==> v13 <==
// breakout
module breakout(
    input logic clk,
    input logic right,
    input logic left,
    input logic reset,
    output logic [2:0] red,
    output logic [2:0] green,
    output logic [2:0] blue,
    output logic hsync,
    output logic vsync
    );
==> flow/config.mk <==
export PLATFORM = sky130hd
export DESIGN_NAME = breakout
export DESIGN_NICKNAME = breakout
export VERILOG_FILES = /design/flow/design.v
export SDC_FILE = /design/flow/constraint.sdc
export NUM_CORES = 4
export LEC_CHECK = 0
export ABC_AREA = 1
export CAP_MARGIN = 20
export CORE_MARGIN = 7
export CORE_UTILIZATION = 47
export CTS_CLUSTER_DIAMETER = 252
export CTS_CLUSTER_SIZE = 99
export MIN_ROUTING_LAYER = met1
export PLACE_DENSITY = 0.38
export SLEW_MARGIN = 20
export TNS_END_PERCENT = 5
==> flow/constraint.sdc <==
create_clock -name core_clock -period 8.29 [get_ports {clk}]
set_input_delay 1.6580 -clock core_clock [delete_from_list [all_inputs] [get_ports {clk}]]
set_output_delay 1.6580 -clock core_clock [all_outputs]
set_load 0.01 [all_outputs]
run.sh (not shown) runs the stock make flow with config.mk's settings and CLKGATE_MAP_FILE=.
==> v22: changes against v13 <==
==> flow/config.mk (replaced) <==
export PLATFORM = sky130hd
export DESIGN_NAME = breakout
export DESIGN_NICKNAME = breakout
export VERILOG_FILES = /design/flow/design.v
export SDC_FILE = /design/flow/constraint.sdc
export NUM_CORES = 4
export LEC_CHECK = 0
export ABC_AREA = 1
export CAP_MARGIN = 20
export CORE_MARGIN = 2
export CORE_UTILIZATION = 71
export CTS_CLUSTER_DIAMETER = 350
export MIN_ROUTING_LAYER = met1
export PLACE_DENSITY_LB_ADDON = 0.07
export SLEW_MARGIN = 20
export TNS_END_PERCENT = 35
==> flow/constraint.sdc (replaced) <==
create_clock -name core_clock -period 3.9 [get_ports {clk}]
set_input_delay 0.7800 -clock core_clock [delete_from_list [all_inputs] [get_ports {clk}]]
set_output_delay 0.7800 -clock core_clock [all_outputs]
set_load 0.01 [all_outputs]
==> v24: changes against v13 <==
--- a/flow/config.mk
+++ b/flow/config.mk
@@ -8,10 +8,11 @@
 export ABC_AREA = 1
 export CAP_MARGIN = 20
+export CORE_ASPECT_RATIO = 1.9
 export CORE_MARGIN = 7
-export CORE_UTILIZATION = 47
-export CTS_CLUSTER_DIAMETER = 252
+export CORE_UTILIZATION = 70
+export CTS_CLUSTER_DIAMETER = 362
 export CTS_CLUSTER_SIZE = 99
 export MIN_ROUTING_LAYER = met1
-export PLACE_DENSITY = 0.38
+export PLACE_DENSITY_LB_ADDON = 0.3
 export SLEW_MARGIN = 20
 export TNS_END_PERCENT = 5
==> flow_summary_export.csv <==
group,metric,value,unit
run_status,status,"finished with violations",
worst_setup_path,max_stage_delay,380,ps
detailed_routing,drt_iter0_drc,1829,
timing,worst_slack,-181,ps
worst_setup_path,crit_fanout,3,
floorplan,core,15300,um2
global_route,grtUsageMet2,67.9,%
layout,seq_area_share,24.3,%
run_status,check-failures,"setup timing",
place,place.gp.congestion,0.995,
power_and_ir_drop,vdd_drop_max,0.280,mV
detailed_routing,first_pass_iters,8,
worst_setup_path,reg2reg_to,"game_inst.brick_alive48",
layout,finalNetCount,1884,
timing,setup_viol,9,
clock_network,clkTransAtPathRegs,70,ps
-- figures above: v22

==> flow_summary_export.csv <==
group,metric,value,unit
timing,setup_viol,0,
floorplan,core,15600,um2
timing,worst_slack,2270,ps
global_route,grtUsageMet2,66.7,%
layout,seq_area_share,26.1,%
worst_hold_path,worstHoldStart,"game_inst.brick_alive84",
run_status,status,"finished clean",
power_and_ir_drop,vdd_drop_max,0.165,mV
worst_setup_path,reg2reg_to,"game_inst.a[2]",
place,placed_cells,1861,
global_route,grt_use_met1,36.5,%
detailed_routing,drt_iter0_drc,999,
clock_network,cts_buffers,17,
worst_setup_path,crit_fanout,15,
floorplan,dieWidth,106,um
worst_hold_path,hp-class,"reg -> reg",
clock_network,clkTransAtPathRegs,70,ps
-- figures above: v24

==> flow_summary_export.csv <==
group,metric,value,unit
worst_setup_path,reg2reg_to,"game_inst.a[2]",
detailed_routing,drt_iter0_drc,1158,
detailed_routing,first_pass_iters,6,
place,port_buffers,14,
global_route,grtUsageMet2,37.4,%
place,place.gp.congestion,0.913,
timing,worst_slack,2220,ps
worst_setup_path,max_stage_delay,550,ps
power_and_ir_drop,netSwitchingPower,0.549,mW
run_status,status,"finished clean",
layout,finalNetCount,1791,
floorplan,core,23400,um2
clock_network,clkTransAtPathRegs,80,ps
layout,seq_area_share,25.9,%
-- figures above: v13


---

==> job 7907: inputs <==
Starting RTL as in the previous note.
Design breakout, start of the top module:
module breakout(
    input logic clk,
    input logic right,
    input logic left,
    input logic reset,
    output logic [2:0] red,
    output logic [2:0] green,
    output logic [2:0] blue,
    output logic hsync,
    output logic vsync
    );
==> flow/config.mk <==
export PLATFORM = sky130hd
export DESIGN_NAME = breakout
export DESIGN_NICKNAME = breakout
export VERILOG_FILES = /design/flow/design.v
export SDC_FILE = /design/flow/constraint.sdc
export NUM_CORES = 4
export LEC_CHECK = 0
export CAP_MARGIN = 10
export CORE_ASPECT_RATIO = 0.66
export CORE_MARGIN = 8
export CORE_UTILIZATION = 31
export GPL_ROUTABILITY_DRIVEN = 0
export GPL_TIMING_DRIVEN = 1
export HOLD_SLACK_MARGIN = 0.3
export SETUP_SLACK_MARGIN = 2.81
export SLEW_MARGIN = 15
==> flow/constraint.sdc <==
create_clock -name core_clock -period 11.5 [get_ports {clk}]
set_input_delay 2.3000 -clock core_clock [delete_from_list [all_inputs] [get_ports {clk}]]
set_output_delay 2.3000 -clock core_clock [all_outputs]
set_load 0.01 [all_outputs]
==> inputs of job 295, as changes to job 7907 <==
Settings changed: CAP_MARGIN 10 to 20, CORE_ASPECT_RATIO 0.66 to unset, CORE_MARGIN 8 to 2, CORE_UTILIZATION 31 to 40, GPL_ROUTABILITY_DRIVEN 0 to unset, GPL_TIMING_DRIVEN 1 to unset, HOLD_SLACK_MARGIN 0.3 to unset, SETUP_SLACK_MARGIN 2.81 to unset, SLEW_MARGIN 15 to 20.
==> flow/constraint.sdc (replaced) <==
create_clock -name core_clock -period 6.49 [get_ports {clk}]
set_input_delay 1.2980 -clock core_clock [delete_from_list [all_inputs] [get_ports {clk}]]
set_output_delay 1.2980 -clock core_clock [all_outputs]
set_load 0.01 [all_outputs]
==> inputs of job 1371, as changes to job 7907 <==
Settings changed: ABC_AREA set to 1, CAP_MARGIN 10 to 20, CORE_ASPECT_RATIO 0.66 to unset, CORE_MARGIN 8 to 2, CORE_UTILIZATION 31 to 72, CTS_CLUSTER_DIAMETER set to 349, CTS_CLUSTER_SIZE set to 21, GPL_TIMING_DRIVEN 1 to unset, HOLD_SLACK_MARGIN 0.3 to unset, PLACE_DENSITY_LB_ADDON set to 0.02, SETUP_SLACK_MARGIN 2.81 to unset, SLEW_MARGIN 15 to 25.
==> flow/constraint.sdc (replaced) <==
create_clock -name core_clock -period 3.63 [get_ports {clk}]
set_input_delay 0.7260 -clock core_clock [delete_from_list [all_inputs] [get_ports {clk}]]
set_output_delay 0.7260 -clock core_clock [all_outputs]
set_load 0.01 [all_outputs]
==> comparison table <==
Result of the run: job 7907 no timing/DRC/antenna violations; job 295 no timing/DRC/antenna violations; job 1371 finished with violations
Layout check failures: job 7907 -; job 295 -; job 1371 negative setup slack
Count of placed standard cells including taps: job 7907 1585; job 295 1474; job 1371 1973
GRT Total Usage: job 7907 0.148; job 295 0.207; job 1371 0.422
Post-Synthesis Cell Area: job 7907 10100 sq um; job 295 10100 sq um; job 1371 11200 sq um
Register share of total power: job 7907 0.427; job 295 0.430; job 1371 0.415
GR Layer Usage met2: job 7907 0.201; job 295 0.334; job 1371 0.680
RSZ-0062 raised after global routing: job 7907 false; job 295 false; job 1371 true
Multi-input combinational area share: job 7907 0.574; job 295 0.581; job 1371 0.547
Met1 usage in global routing: job 7907 0.227; job 295 0.291; job 1371 0.520
Worst clock skew on the final layout: job 7907 0.00824 ns; job 295 0.0163 ns; job 1371 0.00758 ns
Total detailed-routing wirelength: job 7907 28600 um; job 295 26900 um; job 1371 37800 um
Clock transition at path regs: job 7907 0.06 ns; job 295 0.07 ns; job 1371 0.07 ns
Count of cell instances traversed by the critical path: job 7907 16; job 295 16; job 1371 17
Measured slew at the worst slew-check pin: job 7907 1.14 ns; job 295 0.929 ns; job 1371 1.04 ns
Combinational gate area: job 7907 6350 sq um; job 295 6350 sq um; job 1371 7240 sq um
Met3 Use GR: job 7907 0.0396; job 295 0.0290; job 1371 0.114

---

==> inputs of job 4433 <==
breakout again, from the RTL that the note above started with.
==> flow/design.v (excerpt) <==
module breakout(
    input logic clk,
    input logic right,
    input logic left,
    input logic reset,
    output logic [2:0] red,
    output logic [2:0] green,
    output logic [2:0] blue,
    output logic hsync,
    output logic vsync
    );
logic [9:0] xpos;
logic [9:0] ypos;
vga signal_generator_inst(clk, reset, hsync, vsync, xpos, ypos);
game game_inst(clk, xpos, ypos, right, left, reset, red, green, blue);                                                                  
endmodule
make LEC_CHECK=0 CAP_MARGIN=20 CELL_PAD_IN_SITES_GLOBAL_PLACEMENT=2 CORE_ASPECT_RATIO=1.41 CORE_MARGIN=8 CORE_UTILIZATION=27 CTS_CLUSTER_DIAMETER=23 GPL_ROUTABILITY_DRIVEN=0 GPL_TIMING_DRIVEN=1 MAX_ROUTING_LAYER=met4 PLACE_DENSITY_LB_ADDON=0.08 SETUP_SLACK_MARGIN=1.02 SLEW_MARGIN=20 finish   # period 6.56 ns
==> job 3491: changes against job 4433 <==
Settings changed: ABC_AREA set to 1, CELL_PAD_IN_SITES_GLOBAL_PLACEMENT 2 to not set, CORE_ASPECT_RATIO 1.41 to not set, CORE_MARGIN 8 to 2, CORE_UTILIZATION 27 to 40, CTS_CLUSTER_DIAMETER 23 to 291, GPL_ROUTABILITY_DRIVEN 0 to not set, GPL_TIMING_DRIVEN 1 to not set, PLACE_DENSITY_LB_ADDON 0.08 to not set, SETUP_SLACK_MARGIN 1.02 to not set.
==> flow/constraint.sdc (replaced) <==
create_clock -name core_clock -period 8.0 [get_ports {clk}]
set_input_delay 1.6000 -clock core_clock [delete_from_list [all_inputs] [get_ports {clk}]]
set_output_delay 1.6000 -clock core_clock [all_outputs]
set_load 0.01 [all_outputs]
==> flow_summary.json <==
{
  "fin_crit_ns": 5.328,
  "status": "finished clean",
  "vias": 8507,
  "netSwitchingPower_w": 0.0006947,
  "p_comb_frac": 0.127,
  "grt_use_met2": 0.2973,
  "max_stage_delay_ns": 0.43,
  "clkCellAreaFrac": 0.05281,
  "wl_per_cell_um": 20.47,
  "met1_length_mm": 14.86,
  "p_seq_w": 0.000994,
  "hold_end": "game_inst.brick_alive71",
  "fin_crit_sh": 0.8122,
  "grt_use_total": 0.1646
}
Source of the figures above: job 4433

==> flow_summary.json <==
{
  "grt_util_met1": 0.3343,
  "rr_startpoint": "game_inst.ballX[0]",
  "final-setup-viol-count": 0,
  "grt_use_total": 0.2484,
  "netSwitchingPower_w": 0.0006238,
  "hold_end": "game_inst.brick_alive65",
  "ctsResizeCount": 0,
  "total_power_w": 0.001926,
  "max-slew-margin-rel": 0.3538,
  "max_stage_delay_ns": 0.55,
  "clkCellAreaFrac": 0.05171,
  "fp_util": 0.4045,
  "vias": 11170,
  "met1_length_mm": 15.76,
  "p_seq_w": 0.000805,
  "fin_crit_ns": 6.115,
  "status": "finished clean",
  "p_comb_frac": 0.126
}
Source of the figures above: job 3491

Power is estimated from default activity; no workload was simulated.
